==> design.v <==
module maindec(
	input	[ 5:0]	op,
	output			memtoreg, memwrite, branch, alusrc, regdst, regwrite, jump,
	output	[ 1:0]	aluop,
	output			mulORreg, pcORreg, hilo, dstOR31, jr, wehi, welo,
	input [5:0] funct);
	reg 	[ 15:0]	controls;
	assign {regwrite, regdst, alusrc, branch, memwrite, memtoreg, jump, aluop, 
				mulORreg, pcORreg, hilo, dstOR31, jr, wehi, welo} = controls;
	always @(*)
		case(op)
			6'b000000: begin
						  case(funct)
								6'b011001: controls <= 16'b0000000000000011;  
								6'b010010: controls <= 16'b1100000001010000;  
								6'b010000: controls <= 16'b1100000001000000;  
								6'b001000: controls <= 16'b0000000000000100;  
								default:	controls <=   16'b1100000100000000;    
						  endcase
						  end
			6'b100011: controls <= 16'b1010010000000000;  
			6'b101011: controls <= 16'b0010100000000000;  
			6'b000100: controls <= 16'b0001000010000000;  
			6'b001000: controls <= 16'b1010000000000000;  
			6'b000010: controls <= 16'b0000001000000000;  
			6'b000011: controls <= 16'b1000001000101000;  
			default:   controls <= 16'bxxxxxxxxxxxxxxxx;  
		endcase
endmodule
module aludec(
	input		[5:0]	funct,
	input		[1:0]	aluop,
	output reg	[2:0]	alucontrol );
	always @(*)
		case(aluop)
			2'b00: alucontrol <= 3'b010;   
			2'b01: alucontrol <= 3'b110;   
			default: case(funct)           
				6'b100000: alucontrol <= 3'b010;  
				6'b100010: alucontrol <= 3'b110;  
				6'b100100: alucontrol <= 3'b000;  
				6'b100101: alucontrol <= 3'b001;  
				6'b101010: alucontrol <= 3'b111;  
				default:   alucontrol <= 3'bxxx;  
			endcase
		endcase
endmodule
module alu(
	input		[31:0]	a, b, 
	input		[ 2:0]	alucont, 
	output reg	[31:0]	result,
	output			zero );
	wire	[31:0]	b2, sum, slt;
	assign b2 = alucont[2] ? ~b:b; 
	assign sum = a + b2 + alucont[2];
	assign slt = sum[31];
	always@(*)
		case(alucont[1:0])
			2'b00: result <= a & b;
			2'b01: result <= a | b;
			2'b10: result <= sum;
			2'b11: result <= slt;
		endcase
	assign zero = (result == 32'b0);
endmodule
module multiplier(
   input [31:0] a, b,
	output [63:0] c);
	assign c = a * b;
endmodule
module adder(
	input	[31:0]	a, b,
	output	[31:0]	y );
	assign y = a + b;
endmodule
module sl2(
	input	[31:0]	a,
	output	[31:0]	y );
	assign y = {a[29:0], 2'b00};
endmodule
module signext(
	input	[15:0]	a,
	output	[31:0]	y );
	assign y = {{16{a[15]}}, a};
endmodule
module Dreg(
   input clk, reset, we,
	input [31:0] d,
	output reg [31:0] q
);
	always@(posedge clk, posedge reset)
		if(reset) q <= 32'b0;
		else 
				if(we) q <= d;
				else q <= q;
endmodule
module flopr #(parameter WIDTH = 8) (
	input					clk, reset,
	input		[WIDTH-1:0]	d, 
	output reg	[WIDTH-1:0]	q);
	always @(posedge clk, posedge reset)
		if (reset) q <= 0;
		else       q <= d;
endmodule
module mux2 #(parameter WIDTH = 8) (
	input	[WIDTH-1:0]	d0, d1, 
	input				s, 
	output	[WIDTH-1:0]	y );
	assign y = s ? d1 : d0; 
endmodule
module regfile(	
	input			clk, 
	input			we3, 
	input 	[ 4:0]	ra1, ra2, wa3, 
	input	[31:0] 	wd3, 
	output 	[31:0] 	rd1, rd2,
	input	[ 4:0] 	ra4,
	output 	[31:0] 	rd4);
	reg		[31:0]	rf[31:0];
    always @(posedge clk)
        if (we3)
			if (~ wa3[4])
				rf[{0,wa3[3:0]}] <= wd3;
			else
				rf[{1,wa3[3:0]}] <= wd3;
	assign rd1 = (ra1 != 0) ? rf[ra1[4:0]] : 0;
	assign rd2 = (ra2 != 0) ? rf[ra2[4:0]] : 0;
	assign rd4 = (ra4 != 0) ? rf[ra4[4:0]] : 0;
endmodule
module controller(
	input	[5:0]	op, funct,
	input			zero,
	output			memtoreg, memwrite, pcsrc, alusrc, regdst, regwrite, jump,
	output	[2:0]	alucontrol,
	output			mulORreg, pcORreg, hilo, dstOR31, jr, wehi, welo);
	wire	[1:0]	aluop;
	wire			branch;
	maindec	md(op, memtoreg, memwrite, branch, alusrc, regdst, regwrite, jump, aluop,
					mulORreg, pcORreg, hilo, dstOR31, jr, wehi, welo, funct);
	aludec	ad(funct, aluop, alucontrol);
	assign pcsrc = branch & zero;
endmodule
module datapath(
	input			clk, reset, memtoreg, pcsrc, alusrc, regdst, regwrite, jump,
	input	[2:0]	alucontrol,
	output			zero,
	output	[31:0]	pc,
	input	[31:0]	instr,
	output	[31:0]	aluout, writedata,
	input	[31:0]	readdata,
	input	[ 4:0]	dispSel,
	output	[31:0]	dispDat,
	input mulORreg, pcORreg, hilo, dstOR31, jr, wehi, welo);
	wire [4:0]  writereg, writereg_result;
	wire [31:0] pcnext, pcnextbr, pcplus4, pcbranch, signimm, signimmsh, srca, srcb, memtoreg_result;
	wire[63:0] product;
	wire [31:0] outHi, outLo, outHiLo, mulORreg_result, pcORreg_result, jrmux_result;
	flopr #(32) pcreg(clk, reset, jrmux_result, pc);
	adder       pcadd1(pc, 32'b100, pcplus4);
	sl2         immsh(signimm, signimmsh);
	adder       pcadd2(pcplus4, signimmsh, pcbranch);
	mux2 #(32)  pcbrmux(pcplus4, pcbranch, pcsrc, pcnextbr);
	mux2 #(32)  pcmux(pcnextbr, {pcplus4[31:28], instr[25:0], 2'b00}, jump, pcnext);
	mux2 #(32)  JRmux(pcnext, srca, jr, jrmux_result);
	regfile		rf(clk, regwrite, instr[25:21], instr[20:16], writereg, pcORreg_result, srca, writedata, dispSel, dispDat);
	mux2 #(5)	wrmux(instr[20:16], instr[15:11], regdst, writereg_result);
	mux2 #(5)	dst31Mux(writereg_result, 5'd31, dstOR31, writereg);
	mux2 #(32)	resmux(aluout, readdata, memtoreg, memtoreg_result);
	mux2 #(32) mulregMux(memtoreg_result, outHiLo, mulORreg, mulORreg_result);
	mux2 #(32) PCregMux(mulORreg_result, pcplus4, pcORreg, pcORreg_result);
	signext		se(instr[15:0], signimm);
	mux2 #(32)	srcbmux(writedata, signimm, alusrc, srcb);
	alu			alu(srca, srcb, alucontrol, aluout, zero);
	multiplier mul(srca, srcb, product);
	Dreg dhi(clk, reset, wehi, product[63:32], outHi);
	Dreg dlo(clk, reset, welo, product[31:0], outLo);
	mux2 #(32) HiLomux(outHi, outLo, hilo, outHiLo);
endmodule
module mips(
	input        	clk, reset,
	output	[31:0]	pc,
	input 	[31:0]	instr,
	output			memwrite,
	output	[31:0]	aluout, writedata,
	input 	[31:0]	readdata,
	input	[ 4:0]	dispSel,
	output	[31:0]	dispDat );
	wire 			memtoreg, pcsrc, zero, alusrc, regdst, regwrite, jump;
	wire	[2:0] 	alucontrol;
	wire			mulORreg, pcORreg, hilo, dstOR31, jr, wehi, welo;
	controller c(instr[31:26], instr[5:0], zero,
				memtoreg, memwrite, pcsrc,
				alusrc, regdst, regwrite, jump,
				alucontrol,
				mulORreg, pcORreg, hilo, dstOR31, jr, wehi, welo);
	datapath dp(clk, reset, memtoreg, pcsrc,
				alusrc, regdst, regwrite, jump,
				alucontrol, zero, pc, instr, aluout, 
				writedata, readdata, dispSel, dispDat,
				mulORreg, pcORreg, hilo, dstOR31, jr, wehi, welo);
endmodule
==> run.sh <==
#!/bin/bash
# the make line also repeats each setting of config.mk as NAME=value (left out here)
make -C /OpenROAD-flow-scripts/flow DESIGN_CONFIG=/design/flow/config.mk WORK_HOME=/design/flow/orfs CLKGATE_MAP_FILE= finish
==> config.mk <==
export PLATFORM = sky130hd
export DESIGN_NAME = mips
export DESIGN_NICKNAME = mips
export VERILOG_FILES = /design/flow/design.v
export SDC_FILE = /design/flow/constraint.sdc
export NUM_CORES = 4
export LEC_CHECK = 0
export CAP_MARGIN = 20
export CORE_MARGIN = 2
export CORE_UTILIZATION = 10
export SLEW_MARGIN = 20
==> constraint.sdc <==
create_clock -name core_clock -period 16.9 [get_ports {clk}]
set_input_delay 3.3800 -clock core_clock [delete_from_list [all_inputs] [get_ports {clk}]]
set_output_delay 3.3800 -clock core_clock [all_outputs]
set_load 0.01 [all_outputs]
==> run_results.csv, run 1 <==
group,metric,value,unit
run_status,run_status,"complete, no violations",
logic_synthesis,synth-adder-area-share,22.7,%
logic_synthesis,netlist_logic_family_top,"adder cells",
setup_path,crit_path_start_kind,"primary input",
floorplan,chipWidth,995,um
logic_synthesis,synthesis.instances,7931,
sta,max_clock_freq,65.0,MHz
sta,final.setup.tns,0,ps
logic_synthesis,synth.top_cell.area_share,31.3,%
setup_path,cp-end-kind,"primary output",
logic_synthesis,synth_area,0.0982,mm2
clock_network,clk-insertion-delay-late,810,ps
global_route,globalRouteOverflowTotal,0,
clock_network,postCtsHoldBufs,0,
routing,via_count,73000,
logic_synthesis,yosysCellCount,7931,
setup_path,crit_cells,22,
setup_path,setup.worst_path.start,"instr[16]",
sta,timing_hold_violations_final,0,
place,place_congestion,0.951,
setup_path,path_cells,"buf_8, buf_12, mux4_2, mux4_2, o2bb2ai_1, a21oi_1, nor2_1, nor2_2, buf_4, xnor2_1, ha_1, a21oi_1, o221ai_1, a221oi_1, o21ai_0, a31oi_1, xnor2_1, a21boi_0, nor2_1, nor2b_1, inv_1, clkdlybuf4s50_1",
clock_network,path_clk_slew,60,ps
setup_path,maximum_net_fanout_on_the_critical_path,53,
global_route,grt_antenna_before_repair,90,
job,log.warning_count,34,
logic_synthesis,ys_top_cells_by_count,"1037 x sky130_fd_sc_hd__inv_1, 1024 x sky130_fd_sc_hd__edfxtp_1, 898 x sky130_fd_sc_hd__fa_1",
floorplan,core.rowCount,364,
logic_synthesis,synth-warning-count,6,
clock_network,cts_root_buf,"sky130_fd_sc_hd__clkbuf_16",
sta,tightestPinTransition,1350,ps
cells_and_area,fin_nets,9338,
logic_synthesis,postSynthRegisterBits,1120,
routing,route.detailed.drc,0,
sta,relSlewSlack,9.55,%
routing,drt-initial-drc-count,10300,
setup_path,cp_data_arrival_time,12000,ps
logic_synthesis,edf_count,1024,
logic_synthesis,postSynth.asyncResetShare,8.57,%
logic_synthesis,synth_seq_share,33.7,%
clock_network,ctsHtreeMaxLevel,3,
place,numPortBuffers,199,
floorplan,fp_util,10.0,%
routing,wl_per_cell,20.8,um
global_route,grt_first_pass_wirelength,601000,um
logic_synthesis,synthesis.nets,9225,
logic_synthesis,synth.lib_cells_used.distinct,94,
job,max_cap_violations,0,
logic_synthesis,synth.largest_area_cell,"sky130_fd_sc_hd__edfxtp_1",
sta,setup_violations,0,
floorplan,fp.dieArea,0.990,mm2
logic_synthesis,mux_contribution_to_synthesized_area,22.0,%
sta,setup_repair_after_global_routing_missed_its_margin,"false",
routing,final_antenna_net_count,0,
clock_network,cts_tree,"yes",
setup_path,r2r_slack,5050,ps
setup_path,r2r-start,"dp.rf.rf[2][11]",
logic_synthesis,syn-mean-instance-area,12.4,um2
clock_network,cts-buffers-inserted,112,
cells_and_area,layout.filler_cells,110000,
logic_synthesis,synth-main-ff-cell,"sky130_fd_sc_hd__edfxtp_1",
sta,layout_min_cycle_time,15380,ps
logic_synthesis,synth-compound-area-share,5.11,%
logic_synthesis,leading_cell_type_by_number_of_instances_after_synthesis,"sky130_fd_sc_hd__inv_1",
global_route,grt_start_max_net_pins,116,
logic_synthesis,yosys.area_share.xor_xnor,1.45,%
sta,final_period_util,91.0,%
logic_synthesis,post_synthesis_chip_area_from_yosys,0.0982,mm2
logic_synthesis,ys_sh_simple,8.59,%
setup_path,rr_worst_depth,32,
sta,timing_max_transition_violations_final,0,
routing,via_per_inst,3.44,
cells_and_area,flow.area_growth_from_synthesis,23.8,%
setup_path,crit-reg2reg-capture,"dp.dhi.q[27]",
hold_path,min_path_type,"reg -> reg",
logic_synthesis,ys_top_cells_by_area,"sky130_fd_sc_hd__edfxtp_1 31%, sky130_fd_sc_hd__mux4_2 19%, sky130_fd_sc_hd__fa_1 18%, sky130_fd_sc_hd__ha_1 4.1%, sky130_fd_sc_hd__inv_1 4.0%",
clock_network,clock_path_buffers,3,
setup_path,critical-path-slowest-cell,"sky130_fd_sc_hd__a21oi_1",
hold_path,hp-start,"dp.dlo.q[24]",
hold_path,hold_path_depth,2,
setup_path,path_class,"in -> out",
setup_path,cp-endpoint,"aluout[31]",
floorplan,vertical_die_dimension,995,um
sta,finClkSkew,83.9,ps
clock_network,cts_setup_buffers,0,
setup_path,critical-path-top-delay-family,"AND-OR/OR-AND gates",
floorplan,coreArea,0.981,mm2
global_route,vias_in_the_first_global_route,73400,
clock_network,cts_repair_resize_count,0,
setup_path,worst-endpoint-required,13520,ps
place,detailedPlacementHpwl,318000,um
floorplan,floorplan.io_pins,200,
clock_network,tritoncts_num_sinks,1120,
routing,totalWireLength,441000,um
setup_path,critical_path.max_stage_delay,920,ps
global_route,all_layer_gr_usage,8.54,%
setup_path,cp.buffers_inverters,5,
routing,detailedRoute.firstPassIterationCount,6,
hold_path,min_delay_worst_endpoint,"dp.dlo.q[24]",
stage by stage:
step           util [%]  setup slack (ps)  instances  cell area (um2)  hold WS [ps]
2_1_floorplan         -              3130       7931            98200           444
3_3_place_gp       12.0              1430      20900           117000           461
3_5_place_dp       12.0              1610      20900           118000           468
4_1_cts            12.4              1930      21100           121000           481
5_1_grt            12.4              1350      21200           122000           504
6_report           12.4              1520      21200           122000           477
cell type report:
class / instances / area [um2] / share of cell area, %
multi-input combinational: 5227 / 59600 / 49.0
sequential: 1120 / 33200 / 27.3
tap: 13000 / 16300 / 13.4
timing repair buffer: 533 / 4600 / 3.78
inverter: 1050 / 3940 / 3.24
clock buffer: 141 / 2960 / 2.44
clock inverter: 70 / 838 / 0.689
antenna: 83 / 208 / 0.171
layer usage:
| metal | GRT usage (%) | vias up | wire, um |
|---|---|---|---|
| li1 | - | 28500 | - |
| met1 | 10.2 | 37900 | 156000 |
| met2 | 12.4 | 5446 | 184000 |
| met3 | 3.88 | 1159 | 68100 |
| met4 | 5.36 | 30 | 33100 |
| met5 | 0 | - | 186 |
==> run 2, diff against run 1 <==
- CORE_UTILIZATION: 10 -> 40
- clock period: 16.9 -> 7.77 ns (I/O delays scaled with it)
==> run_results.csv, run 2 <==
group,metric,value,unit
setup_path,cp_data_arrival_time,10890,ps
routing,route.detailed.drc,0,
place,detailedPlacementHpwl,320000,um
logic_synthesis,synth.lib_cells_used.distinct,94,
setup_path,path_class,"in -> reg",
global_route,grt_antenna_before_repair,15,
cells_and_area,flow.area_growth_from_synthesis,29.2,%
global_route,grt_most_used_layer,"met2",
floorplan,floorplan.io_pins,200,
setup_path,critical-path-slowest-cell,"sky130_fd_sc_hd__fa_2",
hold_path,hp-start,"dp.dhi.q[28]",
logic_synthesis,mux_contribution_to_synthesized_area,22.0,%
sta,setup_violations,83,
clock_network,clock_path_buffers,3,
hold_path,hold_path_depth,2,
job,log.warning_count,31,
logic_synthesis,postSynth.asyncResetShare,8.57,%
sta,max_clock_freq,98.0,MHz
setup_path,critical_path.max_stage_delay,580,ps
routing,totalWireLength,429000,um
cells_and_area,finalCoreUtilization,52.1,%
routing,detailedRoute.firstPassIterationCount,6,
logic_synthesis,syn-mean-instance-area,12.4,um2
clock_network,clk-insertion-delay-late,850,ps
logic_synthesis,yosysCellCount,7931,
logic_synthesis,post_synthesis_chip_area_from_yosys,0.0982,mm2
logic_synthesis,synth-compound-area-share,5.11,%
setup_path,cp-endpoint,"dp.dhi.q[30]",
clock_network,ctsHtreeMaxLevel,4,
sta,final.hold.worst_slack,477,ps
global_route,all_layer_gr_usage,33.8,%
logic_synthesis,synthesis.instances,7931,
global_route,grt_start_max_net_pins,92,
setup_path,critPathMostFrequentCell,"sky130_fd_sc_hd__fa_1",
floorplan,chipWidth,500,um
routing,via_per_inst,6.11,
cells_and_area,fin_nets,10900,
setup_path,setup.worst_path.start,"instr[16]",
global_route,grt.met3_usage,6.87,%
hold_path,min_path_type,"reg -> reg",
setup_path,critical-path-top-delay-family,"adder cells",
sta,finClkSkew,77.5,ps
logic_synthesis,synth-main-ff-cell,"sky130_fd_sc_hd__edfxtp_1",
clock_network,postCtsHoldBufs,0,
run_status,run_status,"failed layout checks",
floorplan,vertical_die_dimension,500,um
clock_network,path_clk_slew,60,ps
routing,final_antenna_net_count,0,
sta,timing_hold_violations_final,0,
hold_path,min_delay_worst_endpoint,"dp.dhi.q[28]",
sta,final_period_util,131,%
logic_synthesis,leading_cell_type_by_number_of_instances_after_synthesis,"sky130_fd_sc_hd__inv_1",
routing,drt-initial-drc-count,9882,
run_status,checkFailReasons,"negative setup slack",
floorplan,core.rowCount,181,
sta,timing_max_transition_violations_final,0,
routing,wl_per_cell,33.2,um
floorplan,fp.dieArea,0.250,mm2
setup_path,maximum_net_fanout_on_the_critical_path,8,
floorplan,coreArea,0.244,mm2
logic_synthesis,synth-warning-count,6,
logic_synthesis,synth.largest_area_cell,"sky130_fd_sc_hd__edfxtp_1",
global_route,groute.layer.met2.usage,53.8,%
sta,setup_slack,-2430,ps
logic_synthesis,ys_sh_simple,8.59,%
logic_synthesis,synth-adder-area-share,22.7,%
logic_synthesis,synth_area,0.0982,mm2
sta,relSlewSlack,26.2,%
cells_and_area,logic_area,0.0614,mm2
cells_and_area,seqCellArea,0.0332,mm2
setup_path,worst-endpoint-required,8450,ps
logic_synthesis,postSynthRegisterBits,1120,
logic_synthesis,netlist_logic_family_top,"adder cells",
setup_path,rr_worst_depth,35,
job,max_cap_violations,0,
clock_network,cts-buffers-inserted,131,
logic_synthesis,synth_seq_share,33.7,%
sta,layout_min_cycle_time,10200,ps
sta,final.setup.tns,-112390,ps
setup_path,crit_path_start_kind,"primary input",
floorplan,fp_util,40.3,%
global_route,global_route.usage.met1,40.5,%
sta,setup_repair_after_global_routing_missed_its_margin,"true",
place,numPortBuffers,199,
setup_path,r2r-start,"dp.rf.rf[18][11]",
logic_synthesis,synth.top_cell.area_share,31.3,%
sta,tightestPinTransition,1110,ps
setup_path,cp-end-kind,"flop",
global_route,grt_first_pass_wirelength,594000,um
routing,via_count,78700,
clock_network,cts_root_buf,"sky130_fd_sc_hd__clkbuf_16",
global_route,vias_in_the_first_global_route,80600,
logic_synthesis,yosys.area_share.xor_xnor,1.45,%
clock_network,cts_tree,"yes",
logic_synthesis,ys_top_cells_by_count,"1037 x sky130_fd_sc_hd__inv_1, 1024 x sky130_fd_sc_hd__edfxtp_1, 898 x sky130_fd_sc_hd__fa_1",
logic_synthesis,synthesis.nets,9225,
place,place_congestion,1.04,
place,post_place_setup_slack,-4010,ps
clock_network,tritoncts_num_sinks,1120,
logic_synthesis,edf_count,1024,
setup_path,crit_cells,38,
setup_path,crit-reg2reg-capture,"dp.dhi.q[30]",
cells_and_area,layout.filler_cells,20700,
logic_synthesis,ys_top_cells_by_area,"sky130_fd_sc_hd__edfxtp_1 31%, sky130_fd_sc_hd__mux4_2 19%, sky130_fd_sc_hd__fa_1 18%, sky130_fd_sc_hd__ha_1 4.1%, sky130_fd_sc_hd__inv_1 4.0%",
setup_path,r2r_slack,-1710,ps
setup_path,cp.buffers_inverters,9,
global_route,globalRouteOverflowTotal,0,
## run 2: repair_timing
item	4_1_cts	5_1_grt
setup endpoints to repair	116	115
resized	233	274
gates cloned	9	9
buffers inserted	51	64
pin swaps	60	123
## run 2: area by class of cell
| class | count | area share (%) |
|---|---|---|
| sequential | 1120 | 26.1 |
| clock inverter | 80 | 0.849 |
| clock buffer | 158 | 2.69 |
| tap | 3202 | 3.16 |
| antenna | 2 | 0.00394 |
| multi-input combinational | 5227 | 48.4 |
| timing repair buffer | 2050 | 15.7 |
| inverter | 1050 | 3.13 |
## run 2: per-stage QoR
step / area (um2) / instances
5_1_grt: 127000 / 12900
3_5_place_dp: 119000 / 12500
6_report: 127000 / 12900
4_1_cts: 125000 / 12800
2_1_floorplan: 99400 / 7931
3_3_place_gp: 119000 / 12500
## run 2: routing by layer
layer  vias up  routed length, um
li1      31500                  -
met2      5243             196000
met5         -                 97
met3      1493              44300
met4        14              41800
met1     40500             146000
==> run 3, diff against run 2 <==
- CELL_PAD_IN_SITES_GLOBAL_PLACEMENT: default -> 2
- CORE_UTILIZATION: 40 -> 35
- HOLD_SLACK_MARGIN: default -> 0.14
- MAX_ROUTING_LAYER: default -> met4
- PLACE_DENSITY_LB_ADDON: default -> 0.08
- SETUP_SLACK_MARGIN: default -> 2.6
- SLEW_MARGIN: 20 -> 40
- TNS_END_PERCENT: default -> 25
- clock period: 7.77 -> 12.0 ns (I/O delays scaled with it)
==> run_results.csv, run 3 <==
group,metric,value,unit
run_status,run_status,"complete, no violations",
logic_synthesis,synth-compound-area-share,5.11,%
sta,timing_hold_violations_final,0,
clock_network,tritoncts_num_sinks,1120,
job,max_cap_violations,0,
clock_network,cts-buffers-inserted,141,
routing,detailedRoute.firstPassIterationCount,5,
clock_network,ctsHtreeMaxLevel,4,
logic_synthesis,synth-adder-area-share,22.7,%
floorplan,fp.dieArea,0.285,mm2
setup_path,r2r-start,"dp.rf.rf[7][7]",
hold_path,hold_path_depth,2,
setup_path,cp-end-kind,"flop",
logic_synthesis,ys_top_cells_by_area,"sky130_fd_sc_hd__edfxtp_1 31%, sky130_fd_sc_hd__mux4_2 19%, sky130_fd_sc_hd__fa_1 18%, sky130_fd_sc_hd__ha_1 4.1%, sky130_fd_sc_hd__inv_1 4.0%",
floorplan,coreArea,0.279,mm2
cells_and_area,finalCoreUtilization,43.7,%
logic_synthesis,postSynthRegisterBits,1120,
floorplan,floorplan.io_pins,200,
setup_path,crit_cells,41,
setup_path,path_class,"in -> reg",
logic_synthesis,synthesis.nets,9225,
clock_network,postCtsHoldBufs,0,
place,place_congestion,0.957,
job,log.warning_count,34,
clock_network,cts_tree,"yes",
setup_path,setup.worst_path.start,"instr[16]",
sta,tightestPinTransition,956,ps
logic_synthesis,edf_count,1024,
logic_synthesis,synth.largest_area_cell,"sky130_fd_sc_hd__edfxtp_1",
cells_and_area,final_area,0.122,mm2
logic_synthesis,mux_contribution_to_synthesized_area,22.0,%
logic_synthesis,synth-main-ff-cell,"sky130_fd_sc_hd__edfxtp_1",
setup_path,cp.buffers_inverters,15,
sta,setup_slack,842,ps
clock_network,clk-insertion-delay-late,860,ps
setup_path,maximum_net_fanout_on_the_critical_path,7,
global_route,grt_antenna_before_repair,31,
place,numPortBuffers,199,
logic_synthesis,netlist_logic_family_top,"adder cells",
setup_path,critPathMostFrequentCell,"sky130_fd_sc_hd__fa_1",
routing,via_count,73600,
global_route,all_layer_gr_usage,32.6,%
setup_path,r2r_slack,2490,ps
place,detailedPlacementHpwl,337000,um
logic_synthesis,ys_sh_simple,8.59,%
logic_synthesis,postSynth.asyncResetShare,8.57,%
setup_path,critical_path.max_stage_delay,650,ps
global_route,grt_first_pass_wirelength,624000,um
logic_synthesis,synthesis.instances,7931,
routing,wl_per_cell,35.4,um
place,post_place_setup_slack,-443,ps
global_route,globalRouteOverflowTotal,0,
setup_path,crit_path_start_kind,"primary input",
floorplan,chipWidth,534,um
sta,final.setup.tns,0,ps
logic_synthesis,syn-mean-instance-area,12.4,um2
setup_path,crit-reg2reg-capture,"dp.dhi.q[30]",
floorplan,fp_util,35.2,%
sta,relSlewSlack,36.2,%
hold_path,min_path_type,"reg -> reg",
floorplan,core.rowCount,194,
logic_synthesis,post_synthesis_chip_area_from_yosys,0.0982,mm2
logic_synthesis,synth.top_cell.area_share,31.3,%
logic_synthesis,ys_top_cells_by_count,"1037 x sky130_fd_sc_hd__inv_1, 1024 x sky130_fd_sc_hd__edfxtp_1, 898 x sky130_fd_sc_hd__fa_1",
cells_and_area,flow.area_growth_from_synthesis,24.2,%
setup_path,critical-path-slowest-cell,"sky130_fd_sc_hd__fa_2",
global_route,vias_in_the_first_global_route,76200,
logic_synthesis,synth.lib_cells_used.distinct,94,
routing,drt-initial-drc-count,7270,
sta,setup_violations,0,
setup_path,cp_data_arrival_time,11820,ps
routing,final_antenna_net_count,0,
clock_network,cts_root_buf,"sky130_fd_sc_hd__clkbuf_16",
setup_path,cp-endpoint,"dp.dhi.q[18]",
clock_network,clock_path_buffers,4,
sta,finClkSkew,84.7,ps
routing,totalWireLength,454000,um
logic_synthesis,synth_area,0.0982,mm2
routing,route.detailed.drc,0,
sta,max_clock_freq,89.6,MHz
hold_path,hp-start,"dp.dhi.q[5]",
logic_synthesis,yosysCellCount,7931,
routing,via_per_inst,5.74,
sta,timing_max_transition_violations_final,0,
logic_synthesis,yosys.area_share.xor_xnor,1.45,%
setup_path,worst-endpoint-required,12660,ps
sta,final.hold.worst_slack,476,ps
setup_path,critical-path-top-delay-family,"adder cells",
cells_and_area,fin_nets,10300,
logic_synthesis,synth-warning-count,6,
sta,final_period_util,93.0,%
sta,layout_min_cycle_time,11160,ps
global_route,grt_start_max_net_pins,103,
clock_network,path_clk_slew,50,ps
hold_path,min_delay_worst_endpoint,"dp.dhi.q[5]",
sta,setup_repair_after_global_routing_missed_its_margin,"true",
logic_synthesis,leading_cell_type_by_number_of_instances_after_synthesis,"sky130_fd_sc_hd__inv_1",
setup_path,rr_worst_depth,33,
floorplan,vertical_die_dimension,534,um
place,post_dp_cell_area,0.114,mm2
logic_synthesis,synth_seq_share,33.7,%
run 3: timing repair:
action / 4_1_cts / 5_1_grt
gates cloned: 10 / 3
setup endpoints to repair: 91 / 84
gates resized: 298 / 162
buffers inserted: 88 / 50
pin swaps: 89 / 98
run 3: area by class of cell:
type	count	area [um2]
Antenna cell	28	70.1
Fill cell	25800	157000
Clock inverter	57	622
Sequential cell	1120	33200
Inverter	1050	3960
Tap cell	3724	4660
Multi-Input combinational cell	5227	61200
Timing Repair Buffer	1441	14500
Clock buffer	183	3780
run 3: stage by stage:
step,instances
floorplan,7931
global placement,12400
detailed placement,12400
CTS,12700
global route,12800
finish,12800
run 3: layer usage:
layer,up-vias,wire (um),GRT usage (%)
li1,30300,-,-
met1,39600,182000,41.4
met2,3077,220000,52.8
met3,636,29100,4.29
met4,0,22300,13.1
met5,-,0,-
==> run 4, diff against run 3 <==
- CELL_PAD_IN_SITES_GLOBAL_PLACEMENT: 2 -> default
- CORE_UTILIZATION: 35 -> 66
- HOLD_SLACK_MARGIN: 0.14 -> default
- PLACE_DENSITY_LB_ADDON: 0.08 -> default
- SETUP_SLACK_MARGIN: 2.6 -> 1.32
- SLEW_MARGIN: 40 -> 20
- TNS_END_PERCENT: 25 -> default
- clock period: 12.0 -> 10.5 ns (I/O delays scaled with it)
==> run_results.csv, run 4 <==
group,metric,value,unit
floorplan,core.rowCount,141,
logic_synthesis,synth-adder-area-share,22.7,%
logic_synthesis,syn-mean-instance-area,12.4,um2
logic_synthesis,synthesis.instances,7931,
floorplan,fp.dieArea,0.152,mm2
logic_synthesis,leading_cell_type_by_number_of_instances_after_synthesis,"sky130_fd_sc_hd__inv_1",
logic_synthesis,synth.largest_area_cell,"sky130_fd_sc_hd__edfxtp_1",
logic_synthesis,ys_top_cells_by_count,"1037 x sky130_fd_sc_hd__inv_1, 1024 x sky130_fd_sc_hd__edfxtp_1, 898 x sky130_fd_sc_hd__fa_1",
logic_synthesis,synth_area,0.0982,mm2
place,post_place_setup_slack,-1770,ps
clock_network,tritoncts_num_sinks,1120,
logic_synthesis,postSynth.asyncResetShare,8.57,%
logic_synthesis,synth_seq_share,33.7,%
floorplan,chipWidth,390,um
logic_synthesis,mux_contribution_to_synthesized_area,22.0,%
logic_synthesis,edf_count,1024,
place,numPortBuffers,199,
run_status,run_status,"did not finish",
logic_synthesis,yosysCellCount,7931,
logic_synthesis,netlist_logic_family_top,"adder cells",
logic_synthesis,postSynthRegisterBits,1120,
clock_network,cts-buffers-inserted,115,
logic_synthesis,post_synthesis_chip_area_from_yosys,0.0982,mm2
logic_synthesis,ys_top_cells_by_area,"sky130_fd_sc_hd__edfxtp_1 31%, sky130_fd_sc_hd__mux4_2 19%, sky130_fd_sc_hd__fa_1 18%, sky130_fd_sc_hd__ha_1 4.1%, sky130_fd_sc_hd__inv_1 4.0%",
logic_synthesis,synthesis.nets,9225,
place,place.detailed.instances,10700,
logic_synthesis,synth-main-ff-cell,"sky130_fd_sc_hd__edfxtp_1",
logic_synthesis,synth.top_cell.area_share,31.3,%
clock_network,clock_path_buffers,3,
floorplan,floorplan.io_pins,200,
clock_network,ctsHtreeMaxLevel,3,
floorplan,fp_util,66.4,%
logic_synthesis,synth-warning-count,6,
clock_network,cts_root_buf,"sky130_fd_sc_hd__clkbuf_16",
floorplan,coreArea,0.148,mm2
logic_synthesis,ys_sh_simple,8.59,%
place,detailedPlacementHpwl,292000,um
place,place_congestion,1.08,
clock_network,postCtsHoldBufs,0,
logic_synthesis,synth-compound-area-share,5.11,%
run_status,haltStage,"global routing (5_1_grt)",
logic_synthesis,synth.lib_cells_used.distinct,94,
floorplan,vertical_die_dimension,390,um
logic_synthesis,yosys.area_share.xor_xnor,1.45,%
==> run 4: what timing repair did <==
item | in CTS
buffers inserted | 69
endpoints found under the setup margin | 83
gates resized | 395
gates cloned | 14
pin swaps | 117
==> run 4: stage by stage <==
stage	utilization, %	hold WS, ps	cell area, um2
CTS	80.0	482	118000
detailed placement	75.7	470	112000
global placement	75.6	459	112000
floorplan	-	444	99400
==> run 5, diff against run 4 <==
- CORE_UTILIZATION: 66 -> 58
- MAX_ROUTING_LAYER: met4 -> default
- clock period: 10.5 -> 7.91 ns (I/O delays scaled with it)
==> run_results.csv, run 5 <==
group,metric,value,unit
logic_synthesis,synth.largest_area_cell,"sky130_fd_sc_hd__edfxtp_1",
run_status,run_status,"failed layout checks",
logic_synthesis,ys_sh_simple,8.59,%
setup_path,critical-path-top-delay-family,"adder cells",
logic_synthesis,postSynthRegisterBits,1120,
sta,layout_min_cycle_time,10250,ps
place,place.detailed.instances,11400,
setup_path,critical_path.max_stage_delay,560,ps
setup_path,worst-endpoint-required,8580,ps
job,max_cap_violations,0,
global_route,grt_start_max_net_pins,106,
setup_path,crit_cells,40,
logic_synthesis,syn-mean-instance-area,12.4,um2
routing,totalWireLength,415000,um
setup_path,crit-reg2reg-capture,"dp.dhi.q[30]",
floorplan,vertical_die_dimension,416,um
clock_network,cts_tree,"yes",
clock_network,path_clk_slew,50,ps
sta,setup_repair_after_global_routing_missed_its_margin,"true",
run_status,checkFailReasons,"negative setup slack",
setup_path,setup.worst_path.start,"instr[16]",
logic_synthesis,synthesis.instances,7931,
global_route,globalRouteOverflowTotal,0,
cells_and_area,final_area,0.126,mm2
routing,route.detailed.drc,0,
sta,final_period_util,130,%
logic_synthesis,synth.lib_cells_used.distinct,94,
floorplan,core.rowCount,151,
hold_path,hold_path_depth,2,
logic_synthesis,synth_seq_share,33.7,%
cells_and_area,fin_nets,10800,
cells_and_area,layout.filler_cells,11100,
job,log.warning_count,36,
routing,final_antenna_net_count,0,
floorplan,fp.dieArea,0.173,mm2
logic_synthesis,synth-main-ff-cell,"sky130_fd_sc_hd__edfxtp_1",
sta,final.setup.tns,-101180,ps
place,numPortBuffers,199,
logic_synthesis,synth-compound-area-share,5.11,%
logic_synthesis,ys_top_cells_by_area,"sky130_fd_sc_hd__edfxtp_1 31%, sky130_fd_sc_hd__mux4_2 19%, sky130_fd_sc_hd__fa_1 18%, sky130_fd_sc_hd__ha_1 4.1%, sky130_fd_sc_hd__inv_1 4.0%",
clock_network,cts-buffers-inserted,119,
sta,finClkSkew,89.8,ps
hold_path,min_path_type,"reg -> reg",
floorplan,coreArea,0.169,mm2
routing,via_per_inst,6.75,
logic_synthesis,synth_area,0.0982,mm2
routing,via_count,79900,
setup_path,cp-end-kind,"flop",
place,post_dp_cell_area,0.116,mm2
logic_synthesis,netlist_logic_family_top,"adder cells",
setup_path,cp.buffers_inverters,13,
sta,tightestPinTransition,1350,ps
logic_synthesis,synth-warning-count,6,
clock_network,ctsHtreeMaxLevel,3,
setup_path,maximum_net_fanout_on_the_critical_path,7,
logic_synthesis,synth-adder-area-share,22.7,%
routing,detailedRoute.firstPassIterationCount,6,
setup_path,crit_path_start_kind,"primary input",
logic_synthesis,yosys.area_share.xor_xnor,1.45,%
setup_path,path_class,"in -> reg",
clock_network,tritoncts_num_sinks,1120,
floorplan,fp_util,58.2,%
logic_synthesis,leading_cell_type_by_number_of_instances_after_synthesis,"sky130_fd_sc_hd__inv_1",
global_route,all_layer_gr_usage,48.1,%
logic_synthesis,edf_count,1024,
setup_path,rr_worst_depth,33,
logic_synthesis,postSynth.asyncResetShare,8.57,%
setup_path,critPathMostFrequentCell,"sky130_fd_sc_hd__fa_1",
hold_path,hp-start,"dp.dlo.q[28]",
setup_path,critical-path-slowest-cell,"sky130_fd_sc_hd__fa_1",
clock_network,clk-insertion-delay-late,850,ps
setup_path,cp-endpoint,"dp.dhi.q[30]",
cells_and_area,finalCoreUtilization,74.6,%
routing,drt-initial-drc-count,11000,
logic_synthesis,ys_top_cells_by_count,"1037 x sky130_fd_sc_hd__inv_1, 1024 x sky130_fd_sc_hd__edfxtp_1, 898 x sky130_fd_sc_hd__fa_1",
clock_network,cts_root_buf,"sky130_fd_sc_hd__clkbuf_16",
sta,timing_max_transition_violations_final,0,
floorplan,chipWidth,416,um
sta,setup_violations,104,
setup_path,r2r-start,"dp.rf.rf[21][7]",
place,detailedPlacementHpwl,299000,um
sta,timing_hold_violations_final,0,
sta,max_clock_freq,97.6,MHz
cells_and_area,final_cell_count_no_fill,11800,
setup_path,r2r_slack,-1700,ps
clock_network,clock_path_buffers,3,
logic_synthesis,mux_contribution_to_synthesized_area,22.0,%
global_route,vias_in_the_first_global_route,81200,
logic_synthesis,synth.top_cell.area_share,31.3,%
setup_path,cp_data_arrival_time,10910,ps
floorplan,floorplan.io_pins,200,
routing,wl_per_cell,35.1,um
logic_synthesis,yosysCellCount,7931,
sta,setup_slack,-2340,ps
logic_synthesis,synthesis.nets,9225,
global_route,grt_antenna_before_repair,15,
logic_synthesis,post_synthesis_chip_area_from_yosys,0.0982,mm2
place,place_congestion,1.07,
cells_and_area,flow.area_growth_from_synthesis,28.1,%
hold_path,min_delay_worst_endpoint,"dp.dlo.q[28]",
sta,relSlewSlack,7.76,%
global_route,grt_first_pass_wirelength,583000,um
-- run 5: repair_timing --
item	4_1_cts	5_1_grt
cloned	20	3
setup buffers	91	82
pin swaps	133	175
gates resized	496	405
endpoints found under the setup margin	1016	1042
hold buffers	0	0
-- run 5: routing by layer --
metal | global-route usage, % | up-vias | share of wire, %
met1 | 57.3 | 40200 | 32
met2 | 72.1 | 6479 | 44
li1 | - | 31400 | -
met5 | 0 | - | 0.046
met4 | 41.0 | 6 | 11
met3 | 14.2 | 1870 | 13
-- run 5: area by class of cell --
type                       count  area (um2)  share of cell area [%]
timing repair buffer        1991       19500                    15.5
antenna                       11        27.5                  0.0219
clock inverter                79        1040                   0.824
multi-input combinational   5227       62300                    49.5
clock buffer                 141        3110                    2.47
tap                         2218        2780                    2.20
sequential                  1120       33200                    26.3
inverter                    1050        3960                    3.15
-- run 5: per-stage QoR --
step                hold WS, ps  setup WS [ps]
floorplan                   444          -2630
global placement            457          -3490
detailed placement          466          -3680
CTS                         481          -2260
global route                504          -2560
finish                      477          -2340
==> run 6, diff against run 5 <==
- CORE_UTILIZATION: 58 -> 69
- CTS_CLUSTER_DIAMETER: default -> 362
- CTS_CLUSTER_SIZE: default -> 36
- SETUP_SLACK_MARGIN: 1.32 -> default
- TNS_END_PERCENT: default -> 5
- clock period: 7.91 -> 9.73 ns (I/O delays scaled with it)
==> run_results.csv, run 6 <==
group,metric,value,unit
logic_synthesis,postSynth.asyncResetShare,8.57,%
logic_synthesis,synthesis.nets,9225,
clock_network,tritoncts_num_sinks,1120,
run_status,haltStage,"global routing (5_1_grt)",
logic_synthesis,netlist_logic_family_top,"adder cells",
floorplan,floorplan.io_pins,200,
logic_synthesis,synth-compound-area-share,5.11,%
logic_synthesis,synth-warning-count,6,
logic_synthesis,post_synthesis_chip_area_from_yosys,0.0982,mm2
logic_synthesis,syn-mean-instance-area,12.4,um2
logic_synthesis,synthesis.instances,7931,
logic_synthesis,ys_top_cells_by_area,"sky130_fd_sc_hd__edfxtp_1 31%, sky130_fd_sc_hd__mux4_2 19%, sky130_fd_sc_hd__fa_1 18%, sky130_fd_sc_hd__ha_1 4.1%, sky130_fd_sc_hd__inv_1 4.0%",
floorplan,core.rowCount,138,
logic_synthesis,synth.largest_area_cell,"sky130_fd_sc_hd__edfxtp_1",
logic_synthesis,yosys.area_share.xor_xnor,1.45,%
place,numPortBuffers,199,
clock_network,cts-buffers-inserted,37,
logic_synthesis,leading_cell_type_by_number_of_instances_after_synthesis,"sky130_fd_sc_hd__inv_1",
floorplan,vertical_die_dimension,381,um
logic_synthesis,synth.top_cell.area_share,31.3,%
logic_synthesis,postSynthRegisterBits,1120,
floorplan,fp_util,69.5,%
logic_synthesis,yosysCellCount,7931,
run_status,run_status,"did not finish",
clock_network,clock_path_buffers,3,
clock_network,postCtsHoldBufs,0,
clock_network,cts_root_buf,"sky130_fd_sc_hd__clkbuf_16",
logic_synthesis,synth-adder-area-share,22.7,%
logic_synthesis,synth_seq_share,33.7,%
logic_synthesis,edf_count,1024,
logic_synthesis,ys_sh_simple,8.59,%
floorplan,chipWidth,381,um
floorplan,coreArea,0.141,mm2
logic_synthesis,mux_contribution_to_synthesized_area,22.0,%
place,place_congestion,1.07,
clock_network,ctsHtreeMaxLevel,2,
logic_synthesis,synth_area,0.0982,mm2
floorplan,fp.dieArea,0.145,mm2
place,detailedPlacementHpwl,295000,um
place,post_place_setup_slack,-2100,ps
logic_synthesis,synth.lib_cells_used.distinct,94,
logic_synthesis,synth-main-ff-cell,"sky130_fd_sc_hd__edfxtp_1",
logic_synthesis,ys_top_cells_by_count,"1037 x sky130_fd_sc_hd__inv_1, 1024 x sky130_fd_sc_hd__edfxtp_1, 898 x sky130_fd_sc_hd__fa_1",
[run 6: metrics by stage]
step                instances  instance area [um2]
floorplan                7931                99100
global placement        10700               112000
detailed placement      10700               112000
CTS                     10800               115000
[run 6: repair_timing]
action | CTS
gates cloned | 11
buffers inserted | 41
resized | 173
pin swaps | 63
setup endpoints to repair | 59
==> run 7, diff against run 6 <==
- CORE_UTILIZATION: 69 -> 70
- CTS_CLUSTER_DIAMETER: 362 -> default
- CTS_CLUSTER_SIZE: 36 -> 22
- SETUP_SLACK_MARGIN: default -> -0.25
- TNS_END_PERCENT: 5 -> default
- clock period: 9.73 -> 8.84 ns (I/O delays scaled with it)
==> run_results.csv, run 7 <==
group,metric,value,unit
floorplan,fp.dieArea,0.143,mm2
logic_synthesis,synth-adder-area-share,22.7,%
global_route,globalRouteOverflowTotal,3092,
clock_network,tritoncts_num_sinks,1120,
floorplan,core.rowCount,137,
logic_synthesis,synth-compound-area-share,5.11,%
logic_synthesis,ys_top_cells_by_count,"1037 x sky130_fd_sc_hd__inv_1, 1024 x sky130_fd_sc_hd__edfxtp_1, 898 x sky130_fd_sc_hd__fa_1",
logic_synthesis,synth_area,0.0982,mm2
place,numPortBuffers,199,
floorplan,vertical_die_dimension,379,um
logic_synthesis,post_synthesis_chip_area_from_yosys,0.0982,mm2
logic_synthesis,synthesis.instances,7931,
logic_synthesis,yosys.area_share.xor_xnor,1.45,%
place,place_congestion,1.06,
logic_synthesis,synth.lib_cells_used.distinct,94,
logic_synthesis,syn-mean-instance-area,12.4,um2
clock_network,clock_path_buffers,3,
logic_synthesis,netlist_logic_family_top,"adder cells",
run_status,first-error,"[ERROR GRT-0116] Global routing finished with congestion. Check the congestion regions in the DRC Viewer.",
logic_synthesis,synth.largest_area_cell,"sky130_fd_sc_hd__edfxtp_1",
logic_synthesis,mux_contribution_to_synthesized_area,22.0,%
logic_synthesis,ys_top_cells_by_area,"sky130_fd_sc_hd__edfxtp_1 31%, sky130_fd_sc_hd__mux4_2 19%, sky130_fd_sc_hd__fa_1 18%, sky130_fd_sc_hd__ha_1 4.1%, sky130_fd_sc_hd__inv_1 4.0%",
logic_synthesis,yosysCellCount,7931,
logic_synthesis,synth-main-ff-cell,"sky130_fd_sc_hd__edfxtp_1",
floorplan,chipWidth,379,um
logic_synthesis,edf_count,1024,
clock_network,postCtsHoldBufs,0,
logic_synthesis,synth-warning-count,6,
run_status,run_status,"did not finish",
clock_network,cts_root_buf,"sky130_fd_sc_hd__clkbuf_16",
logic_synthesis,postSynthRegisterBits,1120,
clock_network,ctsHtreeMaxLevel,3,
place,detailedPlacementHpwl,317000,um
logic_synthesis,synth_seq_share,33.7,%
floorplan,coreArea,0.139,mm2
logic_synthesis,ys_sh_simple,8.59,%
floorplan,floorplan.io_pins,200,
logic_synthesis,synth.top_cell.area_share,31.3,%
logic_synthesis,synthesis.nets,9225,
run_status,haltStage,"global routing (5_1_grt)",
logic_synthesis,leading_cell_type_by_number_of_instances_after_synthesis,"sky130_fd_sc_hd__inv_1",
clock_network,cts-buffers-inserted,114,
floorplan,fp_util,70.5,%
global_route,all_layer_gr_usage,92.7,%
logic_synthesis,postSynth.asyncResetShare,8.57,%
==> run 7: per-layer routing <==
metal / track usage [%] / GRT overflow
met1: 91.5 / 360
met2: 101 / 1422
met3: 85.4 / 430
met4: 93.6 / 812
met5: 74.1 / 68
==> run 7: what timing repair did <==
item                       4_1_cts
buffers inserted               113
gates resized                  392
setup endpoints to repair       82
cloned                          17
pin swaps                      124
==> run 7: metrics by stage <==
step | area, um2 | util (%) | std cells | worst slack [ps] | hold slack (ps)
after detailed placement | 115000 | 82.5 | 11000 | -3020 | 466
after global placement | 115000 | 82.5 | 11000 | -2850 | 457
after CTS | 122000 | 87.5 | 11300 | -1540 | 480
after floorplan | 99400 | - | 7931 | -1880 | 444
==> run 8, diff against run 7 <==
- CORE_ASPECT_RATIO: default -> 0.5
- CORE_UTILIZATION: 70 -> 72
- CTS_CLUSTER_DIAMETER: default -> 400
- CTS_CLUSTER_SIZE: 22 -> 94
- PLACE_DENSITY_LB_ADDON: default -> 0.27
- SETUP_SLACK_MARGIN: -0.25 -> -1.17
- clock period: 8.84 -> 12.3 ns (I/O delays scaled with it)
==> run_results.csv, run 8 <==
group,metric,value,unit
floorplan,floorplan.io_pins,200,
floorplan,fp_util,72.9,%
logic_synthesis,synth-main-ff-cell,"sky130_fd_sc_hd__edfxtp_1",
logic_synthesis,syn-mean-instance-area,12.4,um2
logic_synthesis,post_synthesis_chip_area_from_yosys,0.0982,mm2
run_status,first-error,"[ERROR DPL-0033] detailed placement checks failed during check placement.",
logic_synthesis,yosysCellCount,7931,
floorplan,fp.dieArea,0.140,mm2
logic_synthesis,synth_area,0.0982,mm2
run_status,haltStage,"detailed placement (3_5_place_dp)",
logic_synthesis,synth.largest_area_cell,"sky130_fd_sc_hd__edfxtp_1",
logic_synthesis,synthesis.nets,9225,
logic_synthesis,netlist_logic_family_top,"adder cells",
logic_synthesis,synthesis.instances,7931,
logic_synthesis,synth.lib_cells_used.distinct,94,
floorplan,coreArea,0.135,mm2
logic_synthesis,ys_sh_simple,8.59,%
logic_synthesis,postSynthRegisterBits,1120,
logic_synthesis,ys_top_cells_by_count,"1037 x sky130_fd_sc_hd__inv_1, 1024 x sky130_fd_sc_hd__edfxtp_1, 898 x sky130_fd_sc_hd__fa_1",
logic_synthesis,yosys.area_share.xor_xnor,1.45,%
logic_synthesis,synth-warning-count,6,
logic_synthesis,synth-adder-area-share,22.7,%
place,place_congestion,1.10,
run_status,run_status,"did not finish",
logic_synthesis,synth-compound-area-share,5.11,%
place,numPortBuffers,199,
floorplan,core.rowCount,95,
logic_synthesis,leading_cell_type_by_number_of_instances_after_synthesis,"sky130_fd_sc_hd__inv_1",
logic_synthesis,mux_contribution_to_synthesized_area,22.0,%
logic_synthesis,synth_seq_share,33.7,%
logic_synthesis,edf_count,1024,
floorplan,vertical_die_dimension,265,um
logic_synthesis,ys_top_cells_by_area,"sky130_fd_sc_hd__edfxtp_1 31%, sky130_fd_sc_hd__mux4_2 19%, sky130_fd_sc_hd__fa_1 18%, sky130_fd_sc_hd__ha_1 4.1%, sky130_fd_sc_hd__inv_1 4.0%",
logic_synthesis,synth.top_cell.area_share,31.3,%
logic_synthesis,postSynth.asyncResetShare,8.57,%
floorplan,chipWidth,526,um
==> run 8: metrics by stage <==
stage	setup slack [ps]	TNS [ps]	instance area, um2
after floorplan	-546	-4710	98200
after global placement	-282	-1700	108000
==> run 9, diff against run 8 <==
- CORE_ASPECT_RATIO: 0.5 -> default
- CORE_UTILIZATION: 72 -> 63
- CTS_CLUSTER_DIAMETER: 400 -> default
- CTS_CLUSTER_SIZE: 94 -> default
- MAX_ROUTING_LAYER: default -> met4
- PLACE_DENSITY_LB_ADDON: 0.27 -> 0.1
- SETUP_SLACK_MARGIN: -1.17 -> 2.32
- clock period: 12.3 -> 8.84 ns (I/O delays scaled with it)
==> run_results.csv, run 9 <==
group,metric,value,unit
clock_network,ctsHtreeMaxLevel,3,
logic_synthesis,ys_top_cells_by_area,"sky130_fd_sc_hd__edfxtp_1 31%, sky130_fd_sc_hd__mux4_2 19%, sky130_fd_sc_hd__fa_1 18%, sky130_fd_sc_hd__ha_1 4.1%, sky130_fd_sc_hd__inv_1 4.0%",
logic_synthesis,yosysCellCount,7931,
logic_synthesis,postSynth.asyncResetShare,8.57,%
logic_synthesis,synth_seq_share,33.7,%
clock_network,clock_path_buffers,3,
logic_synthesis,synth-warning-count,6,
logic_synthesis,synth.largest_area_cell,"sky130_fd_sc_hd__edfxtp_1",
logic_synthesis,synth_area,0.0982,mm2
floorplan,core.rowCount,144,
floorplan,vertical_die_dimension,399,um
floorplan,coreArea,0.154,mm2
place,detailedPlacementHpwl,297000,um
run_status,run_status,"did not finish",
logic_synthesis,leading_cell_type_by_number_of_instances_after_synthesis,"sky130_fd_sc_hd__inv_1",
logic_synthesis,synthesis.nets,9225,
logic_synthesis,netlist_logic_family_top,"adder cells",
logic_synthesis,synth-compound-area-share,5.11,%
logic_synthesis,ys_sh_simple,8.59,%
logic_synthesis,postSynthRegisterBits,1120,
clock_network,tritoncts_num_sinks,1120,
logic_synthesis,syn-mean-instance-area,12.4,um2
place,post_dp_cell_area,0.115,mm2
logic_synthesis,mux_contribution_to_synthesized_area,22.0,%
clock_network,cts_root_buf,"sky130_fd_sc_hd__clkbuf_16",
run_status,haltStage,"global routing (5_1_grt)",
logic_synthesis,yosys.area_share.xor_xnor,1.45,%
floorplan,floorplan.io_pins,200,
floorplan,fp_util,63.6,%
place,numPortBuffers,199,
logic_synthesis,edf_count,1024,
clock_network,cts-buffers-inserted,114,
logic_synthesis,post_synthesis_chip_area_from_yosys,0.0982,mm2
logic_synthesis,ys_top_cells_by_count,"1037 x sky130_fd_sc_hd__inv_1, 1024 x sky130_fd_sc_hd__edfxtp_1, 898 x sky130_fd_sc_hd__fa_1",
floorplan,fp.dieArea,0.159,mm2
floorplan,chipWidth,399,um
place,place_congestion,1.08,
logic_synthesis,synthesis.instances,7931,
logic_synthesis,synth.top_cell.area_share,31.3,%
logic_synthesis,synth-main-ff-cell,"sky130_fd_sc_hd__edfxtp_1",
logic_synthesis,synth.lib_cells_used.distinct,94,
place,post_place_setup_slack,-3030,ps
logic_synthesis,synth-adder-area-share,22.7,%
## run 9: timing repair
item | in CTS
resized | 421
hold buffers | 0
pin swaps | 173
buffers inserted | 110
endpoints found under the setup margin | 1181
hold endpoints to repair | 0
gates cloned | 10
## run 9: per-stage QoR
stage	setup TNS (ps)	hold slack, ps	instances
2_1_floorplan	-59610	444	7931
3_3_place_gp	-127830	458	11100
3_5_place_dp	-140150	472	11100
4_1_cts	-49570	485	11500
==> run 10, diff against run 9 <==
- CAP_MARGIN: 20 -> 0
- CORE_ASPECT_RATIO: default -> 0.94
- CORE_UTILIZATION: 63 -> 72
- CTS_CLUSTER_DIAMETER: default -> 262
- CTS_CLUSTER_SIZE: default -> 58
- MAX_ROUTING_LAYER: met4 -> default
- PLACE_DENSITY_LB_ADDON: 0.1 -> 0.01
- SETUP_SLACK_MARGIN: 2.32 -> -0.87
- TNS_END_PERCENT: default -> 5
- clock period: 8.84 -> 8.54 ns (I/O delays scaled with it)
==> run_results.csv, run 10 <==
group,metric,value,unit
logic_synthesis,synth_area,0.0982,mm2
logic_synthesis,ys_top_cells_by_area,"sky130_fd_sc_hd__edfxtp_1 31%, sky130_fd_sc_hd__mux4_2 19%, sky130_fd_sc_hd__fa_1 18%, sky130_fd_sc_hd__ha_1 4.1%, sky130_fd_sc_hd__inv_1 4.0%",
logic_synthesis,synthesis.instances,7931,
logic_synthesis,synth-main-ff-cell,"sky130_fd_sc_hd__edfxtp_1",
logic_synthesis,synth.lib_cells_used.distinct,94,
logic_synthesis,syn-mean-instance-area,12.4,um2
logic_synthesis,leading_cell_type_by_number_of_instances_after_synthesis,"sky130_fd_sc_hd__inv_1",
run_status,first-error,"[ERROR DPL-0033] detailed placement checks failed during check placement.",
floorplan,fp_util,72.5,%
logic_synthesis,synth-compound-area-share,5.11,%
logic_synthesis,synth-warning-count,6,
floorplan,core.rowCount,131,
logic_synthesis,netlist_logic_family_top,"adder cells",
run_status,run_status,"did not finish",
logic_synthesis,yosysCellCount,7931,
floorplan,vertical_die_dimension,362,um
logic_synthesis,postSynthRegisterBits,1120,
logic_synthesis,yosys.area_share.xor_xnor,1.45,%
run_status,haltStage,"detailed placement (3_5_place_dp)",
logic_synthesis,synth.top_cell.area_share,31.3,%
logic_synthesis,ys_top_cells_by_count,"1037 x sky130_fd_sc_hd__inv_1, 1024 x sky130_fd_sc_hd__edfxtp_1, 898 x sky130_fd_sc_hd__fa_1",
floorplan,chipWidth,385,um
logic_synthesis,synthesis.nets,9225,
logic_synthesis,edf_count,1024,
logic_synthesis,synth-adder-area-share,22.7,%
logic_synthesis,ys_sh_simple,8.59,%
logic_synthesis,mux_contribution_to_synthesized_area,22.0,%
place,place_congestion,1.12,
floorplan,floorplan.io_pins,200,
logic_synthesis,post_synthesis_chip_area_from_yosys,0.0982,mm2
floorplan,coreArea,0.136,mm2
logic_synthesis,synth_seq_share,33.7,%
logic_synthesis,synth.largest_area_cell,"sky130_fd_sc_hd__edfxtp_1",
place,numPortBuffers,199,
logic_synthesis,postSynth.asyncResetShare,8.57,%
floorplan,fp.dieArea,0.139,mm2
## run 10: metrics by stage
| step | hold WS, ps | worst slack, ps |
|---|---|---|
| after floorplan | 444 | -2150 |
| after global placement | 459 | -3160 |
==> run 11, diff against run 10 <==
- CAP_MARGIN: 0 -> 30
- CELL_PAD_IN_SITES_GLOBAL_PLACEMENT: default -> 2
- CORE_ASPECT_RATIO: 0.94 -> 1.17
- CORE_MARGIN: 2 -> 10
- CORE_UTILIZATION: 72 -> 30
- CTS_CLUSTER_DIAMETER: 262 -> default
- CTS_CLUSTER_SIZE: 58 -> 55
- GPL_TIMING_DRIVEN: default -> 0
- HOLD_SLACK_MARGIN: default -> 0.14
- MAX_ROUTING_LAYER: default -> met4
- PLACE_DENSITY_LB_ADDON: 0.01 -> 0.02
- SETUP_SLACK_MARGIN: -0.87 -> -1.14
- SLEW_MARGIN: 20 -> 5
- clock period: 8.54 -> 12.0 ns (I/O delays scaled with it)
==> run_results.csv, run 11 <==
group,metric,value,unit
run_status,run_status,"failed layout checks",
run_status,checkFailReasons,"negative setup slack",
hold_path,hold_path_depth,2,
logic_synthesis,synth-adder-area-share,22.7,%
sta,layout_min_cycle_time,12880,ps
sta,timing_hold_violations_final,0,
setup_path,setup.worst_path.start,"instr[17]",
global_route,globalRouteOverflowTotal,0,
logic_synthesis,ys_top_cells_by_count,"1037 x sky130_fd_sc_hd__inv_1, 1024 x sky130_fd_sc_hd__edfxtp_1, 898 x sky130_fd_sc_hd__fa_1",
global_route,grt.met3_usage,4.80,%
hold_path,min_delay_worst_endpoint,"dp.dhi.q[12]",
setup_path,cp-endpoint,"dp.dhi.q[30]",
place,place.detailed.instances,12800,
clock_network,cts_root_buf,"sky130_fd_sc_hd__clkbuf_16",
clock_network,path_clk_slew,50,ps
place,post_place_setup_slack,-6750,ps
sta,final_period_util,107,%
floorplan,fp.dieArea,0.351,mm2
place,detailedPlacementHpwl,495000,um
logic_synthesis,synthesis.instances,7931,
logic_synthesis,leading_cell_type_by_number_of_instances_after_synthesis,"sky130_fd_sc_hd__inv_1",
logic_synthesis,ys_top_cells_by_area,"sky130_fd_sc_hd__edfxtp_1 31%, sky130_fd_sc_hd__mux4_2 19%, sky130_fd_sc_hd__fa_1 18%, sky130_fd_sc_hd__ha_1 4.1%, sky130_fd_sc_hd__inv_1 4.0%",
global_route,grt_first_pass_wirelength,793000,um
routing,final_antenna_net_count,0,
logic_synthesis,postSynth.asyncResetShare,8.57,%
floorplan,floorplan.io_pins,200,
global_route,vias_in_the_first_global_route,79000,
place,post_dp_cell_area,0.113,mm2
setup_path,worst-endpoint-required,12700,ps
setup_path,path_class,"in -> reg",
setup_path,critical-path-slowest-cell,"sky130_fd_sc_hd__fa_2",
setup_path,critical-path-top-delay-family,"adder cells",
routing,wl_per_cell,46.5,um
floorplan,core.rowCount,227,
routing,via_count,76600,
place,numPortBuffers,194,
floorplan,chipWidth,549,um
logic_synthesis,yosys.area_share.xor_xnor,1.45,%
sta,setup_slack,-885,ps
clock_network,ctsHtreeMaxLevel,4,
cells_and_area,final_area,0.120,mm2
routing,route.detailed.drc,0,
logic_synthesis,postSynthRegisterBits,1120,
sta,tightestPinTransition,1130,ps
routing,detailedRoute.firstPassIterationCount,6,
logic_synthesis,synth-warning-count,6,
setup_path,critical_path.max_stage_delay,600,ps
setup_path,r2r-start,"dp.rf.rf[27][11]",
job,log.warning_count,30,
floorplan,coreArea,0.326,mm2
logic_synthesis,edf_count,1024,
setup_path,r2r_slack,900,ps
global_route,all_layer_gr_usage,35.3,%
routing,drt-initial-drc-count,8856,
place,place_congestion,0.966,
hold_path,min_path_type,"reg -> reg",
setup_path,critPathMostFrequentCell,"sky130_fd_sc_hd__fa_1",
floorplan,vertical_die_dimension,639,um
logic_synthesis,synth.largest_area_cell,"sky130_fd_sc_hd__edfxtp_1",
logic_synthesis,synth-compound-area-share,5.11,%
clock_network,cts-buffers-inserted,144,
routing,via_per_inst,5.86,
sta,max_clock_freq,77.6,MHz
routing,totalWireLength,609000,um
logic_synthesis,netlist_logic_family_top,"adder cells",
floorplan,fp_util,30.1,%
cells_and_area,flow.area_growth_from_synthesis,22.1,%
logic_synthesis,ys_sh_simple,8.59,%
global_route,grt_antenna_before_repair,27,
sta,final.setup.tns,-17360,ps
setup_path,maximum_net_fanout_on_the_critical_path,16,
global_route,grt_start_max_net_pins,65,
clock_network,clock_path_buffers,4,
global_route,groute.layer.met2.usage,58.6,%
clock_network,clk-insertion-delay-late,890,ps
clock_network,tritoncts_num_sinks,1120,
logic_synthesis,synth-main-ff-cell,"sky130_fd_sc_hd__edfxtp_1",
sta,finClkSkew,101,ps
setup_path,cp.buffers_inverters,12,
cells_and_area,final_cell_count_no_fill,13100,
hold_path,hp-start,"dp.dhi.q[12]",
clock_network,cts_tree,"yes",
logic_synthesis,synthesis.nets,9225,
setup_path,crit-reg2reg-capture,"dp.dhi.q[17]",
logic_synthesis,synth.lib_cells_used.distinct,94,
setup_path,crit_path_start_kind,"primary input",
setup_path,cp_data_arrival_time,13590,ps
logic_synthesis,yosysCellCount,7931,
logic_synthesis,synth_seq_share,33.7,%
setup_path,cp-end-kind,"flop",
global_route,global_route.usage.met1,39.5,%
cells_and_area,finalCoreUtilization,36.8,%
setup_path,rr_worst_depth,33,
setup_path,crit_cells,42,
sta,relSlewSlack,24.5,%
logic_synthesis,syn-mean-instance-area,12.4,um2
sta,setup_violations,42,
logic_synthesis,synth.top_cell.area_share,31.3,%
logic_synthesis,synth_area,0.0982,mm2
cells_and_area,fin_nets,9897,
global_route,grt_most_used_layer,"met2",
sta,timing_max_transition_violations_final,0,
logic_synthesis,post_synthesis_chip_area_from_yosys,0.0982,mm2
clock_network,postCtsHoldBufs,0,
logic_synthesis,mux_contribution_to_synthesized_area,22.0,%
job,max_cap_violations,0,
==> run 11: metrics by stage <==
stage | hold WS [ps]
after detailed placement | 468
after global routing | 502
after floorplan | 444
after CTS | 480
after global placement | 460
final | 474
==> run 11: area by class of cell <==
| class | instances | area [um2] |
|---|---|---|
| multi-input cells | 5228 | 60200 |
| diodes | 15 | 37.5 |
| clock buffers | 180 | 3830 |
| fillers | 32000 | 206000 |
| repair buffers | 680 | 9800 |
| inverters | 1050 | 4010 |
| flip-flops and latches | 1120 | 33200 |
| plain buffers | 379 | 2520 |
| well taps | 4351 | 5440 |
| clock inverters | 77 | 931 |
==> run 11: timing repair <==
action                                 in CTS  in global routing
endpoints found under the hold margin       0                  0
cloned                                      7                 18
pin swaps                                  16                 11
gates resized                             516                 83
setup endpoints to repair                 112                 15
buffers inserted                           66                 62
==> run 11: per-layer routing <==
| metal | vias to the layer above | routed length [um] |
|---|---|---|
| li1 | 29600 | - |
| met5 | - | 0 |
| met3 | 1363 | 37400 |
| met4 | 0 | 56500 |
| met2 | 3935 | 297000 |
| met1 | 41700 | 218000 |
